==> build 6 <==
// blockRunner
module blockRunner(
    input wire CLK,              
    input wire RST_BTN,          
    output wire VGA_HS_O,        
    output wire VGA_VS_O,        
    output reg [3:0] VGA_R,      
    output reg [3:0] VGA_G,      
    output reg [3:0] VGA_B,      
    output wire a, ba, c, d, e, f, g,
    output wire a1, ba1, c1, d1, e1, f1, g1,
    output wire a2, ba2, c2, d2, e2, f2, g2,
    output wire a3, ba3, c3, d3, e3, f3, g3,
    input SW0,
    input KEY0,
    input KEY1,
    input KEY2,
    input KEY3
    );
Settings: LEC_CHECK=0, CAP_MARGIN=5, CELL_PAD_IN_SITES_GLOBAL_PLACEMENT=1, CORE_ASPECT_RATIO=0.53, CORE_MARGIN=2, CORE_UTILIZATION=28, GPL_TIMING_DRIVEN=1, MAX_ROUTING_LAYER=met4, SETUP_SLACK_MARGIN=2.27, SLEW_MARGIN=20, TNS_END_PERCENT=35; clock period 9.35 ns.
run.sh (not shown) runs the stock make flow with config.mk's settings and CLKGATE_MAP_FILE=.
==> inputs of trial 59, as changes to build 6 <==
==> flow/config.mk (replaced) <==
export PLATFORM = sky130hd
export DESIGN_NAME = blockRunner
export DESIGN_NICKNAME = blockRunner
export VERILOG_FILES = /design/flow/design.v
export SDC_FILE = /design/flow/constraint.sdc
export NUM_CORES = 4
export LEC_CHECK = 0
export CAP_MARGIN = 15
export CELL_PAD_IN_SITES_DETAIL_PLACEMENT = 2
export CORE_MARGIN = 8
export CORE_UTILIZATION = 68
export CTS_CLUSTER_DIAMETER = 291
export MAX_ROUTING_LAYER = met4
export MIN_ROUTING_LAYER = met1
export PLACE_DENSITY_LB_ADDON = 0.05
export SLEW_MARGIN = 20
export TNS_END_PERCENT = 60
==> flow/constraint.sdc (replaced) <==
create_clock -name core_clock -period 10.0 [get_ports {CLK}]
set_input_delay 2.0000 -clock core_clock [delete_from_list [all_inputs] [get_ports {CLK}]]
set_output_delay 2.0000 -clock core_clock [all_outputs]
set_load 0.01 [all_outputs]
==> inputs of build 45, as changes to build 6 <==
==> flow/config.mk (replaced) <==
export PLATFORM = sky130hd
export DESIGN_NAME = blockRunner
export DESIGN_NICKNAME = blockRunner
export VERILOG_FILES = /design/flow/design.v
export SDC_FILE = /design/flow/constraint.sdc
export NUM_CORES = 4
export LEC_CHECK = 0
export CAP_MARGIN = 15
export CORE_MARGIN = 2
export CORE_UTILIZATION = 68
export CTS_CLUSTER_SIZE = 47
export HOLD_SLACK_MARGIN = -0.04
export SETUP_SLACK_MARGIN = 1.15
export SLEW_MARGIN = 20
==> flow/constraint.sdc (replaced) <==
create_clock -name core_clock -period 4.65 [get_ports {CLK}]
set_input_delay 0.9300 -clock core_clock [delete_from_list [all_inputs] [get_ports {CLK}]]
set_output_delay 0.9300 -clock core_clock [all_outputs]
set_load 0.01 [all_outputs]
==> inputs of build 80, as changes to build 6 <==
==> flow/config.mk (replaced) <==
export PLATFORM = sky130hd
export DESIGN_NAME = blockRunner
export DESIGN_NICKNAME = blockRunner
export VERILOG_FILES = /design/flow/design.v
export SDC_FILE = /design/flow/constraint.sdc
export NUM_CORES = 4
export LEC_CHECK = 0
export CAP_MARGIN = 20
export CORE_MARGIN = 2
export CORE_UTILIZATION = 40
export SLEW_MARGIN = 20
==> flow/constraint.sdc (replaced) <==
create_clock -name core_clock -period 5.84 [get_ports {CLK}]
set_input_delay 1.1680 -clock core_clock [delete_from_list [all_inputs] [get_ports {CLK}]]
set_output_delay 1.1680 -clock core_clock [all_outputs]
set_load 0.01 [all_outputs]
==> results <==
Build 45 ran to the end with violations: negative setup slack. Build 6 produced a clean layout. Trial 59 aborted during detailed placement (3_5_place_dp) with DPL-0033. Build 80 finished with timing, DRC and antenna clean. Of build 45 and build 80, build 45 has the higher clock power (gap about 18%, measured against build 80). Against build 45, the combinational power of build 6 is lower by about 60%. Of build 6 and build 80, build 6 has the higher cell count (gap about 8%, measured against build 80). Synthesized area is the same in build 6 and trial 59.

---

==> inputs of v3 <==
Starting RTL as in the previous note.
export LEC_CHECK = 0
export ABC_AREA = 1
export CAP_MARGIN = 15
export CORE_MARGIN = 2
export CORE_UTILIZATION = 72
export CTS_CLUSTER_SIZE = 72
export HOLD_SLACK_MARGIN = 0.06
export PLACE_DENSITY = 0.73
export SETUP_SLACK_MARGIN = 0.65
export SLEW_MARGIN = 20
create_clock -name core_clock -period 5.11 [get_ports {CLK}]
==> inputs of v30, as changes to v3 <==
Settings changed: CAP_MARGIN 15 to 40, CTS_CLUSTER_SIZE 72 to 16, HOLD_SLACK_MARGIN 0.06 to unset, PLACE_DENSITY 0.73 to unset, PLACE_DENSITY_LB_ADDON set to 0.29, SETUP_SLACK_MARGIN 0.65 to -0.27.
==> flow/constraint.sdc (replaced) <==
create_clock -name core_clock -period 4.64 [get_ports {CLK}]
set_input_delay 0.9280 -clock core_clock [delete_from_list [all_inputs] [get_ports {CLK}]]
set_output_delay 0.9280 -clock core_clock [all_outputs]
set_load 0.01 [all_outputs]
==> comparison table <==
item                                                                                     v3                        v30
Most common flop cell mapped by yosys                             sky130_fd_sc_hd__edfxtp_1  sky130_fd_sc_hd__edfxtp_1
Mean Syn Cell Area                                                                7.67 um^2                  7.67 um^2
Sequential-to-total area share from yosys stat                                        0.348                      0.348
Final HPWL from detailed placement                                                55,500 um                  62,200 um
# Post-CTS Setup Buffers                                                                 52                         23
Number of different library cells in the post-synthesis netlist                          63                         63
Ys async rst share                                                                   0.0211                     0.0211
Pre-CTS setup slack                                                               0.0304 ns                  -0.414 ns
Number of warnings issued by yosys                                                       30                         30
RD Place Congestion                                                                    1.02                       1.04
Placed inst area                                                                0.0274 mm^2                0.0284 mm^2
DP Cell Count                                                                         3,930                      4,045
Adder share                                                                           0.158                      0.158
Count of cells resized by post-cts repair                                               151                        104
Outcome                                                          complete, but fails checks             did not finish
Last stage reached                                                                        -             global routing
Reasons for failing layout checks                                              setup timing                          -
Hold buffers post-CTS                                                                     0                          0
H-tree Lvls                                                                               2                          2
Number of synthesized flops with an enable pin                                          233                        233
Number of CTS-inserted buffers                                                           37                         37
Area reported by Yosys stat                                                     0.0259 mm^2                0.0259 mm^2
Number of I/O pins                                                                       49                         49
Power and IR drop assume default switching activity.
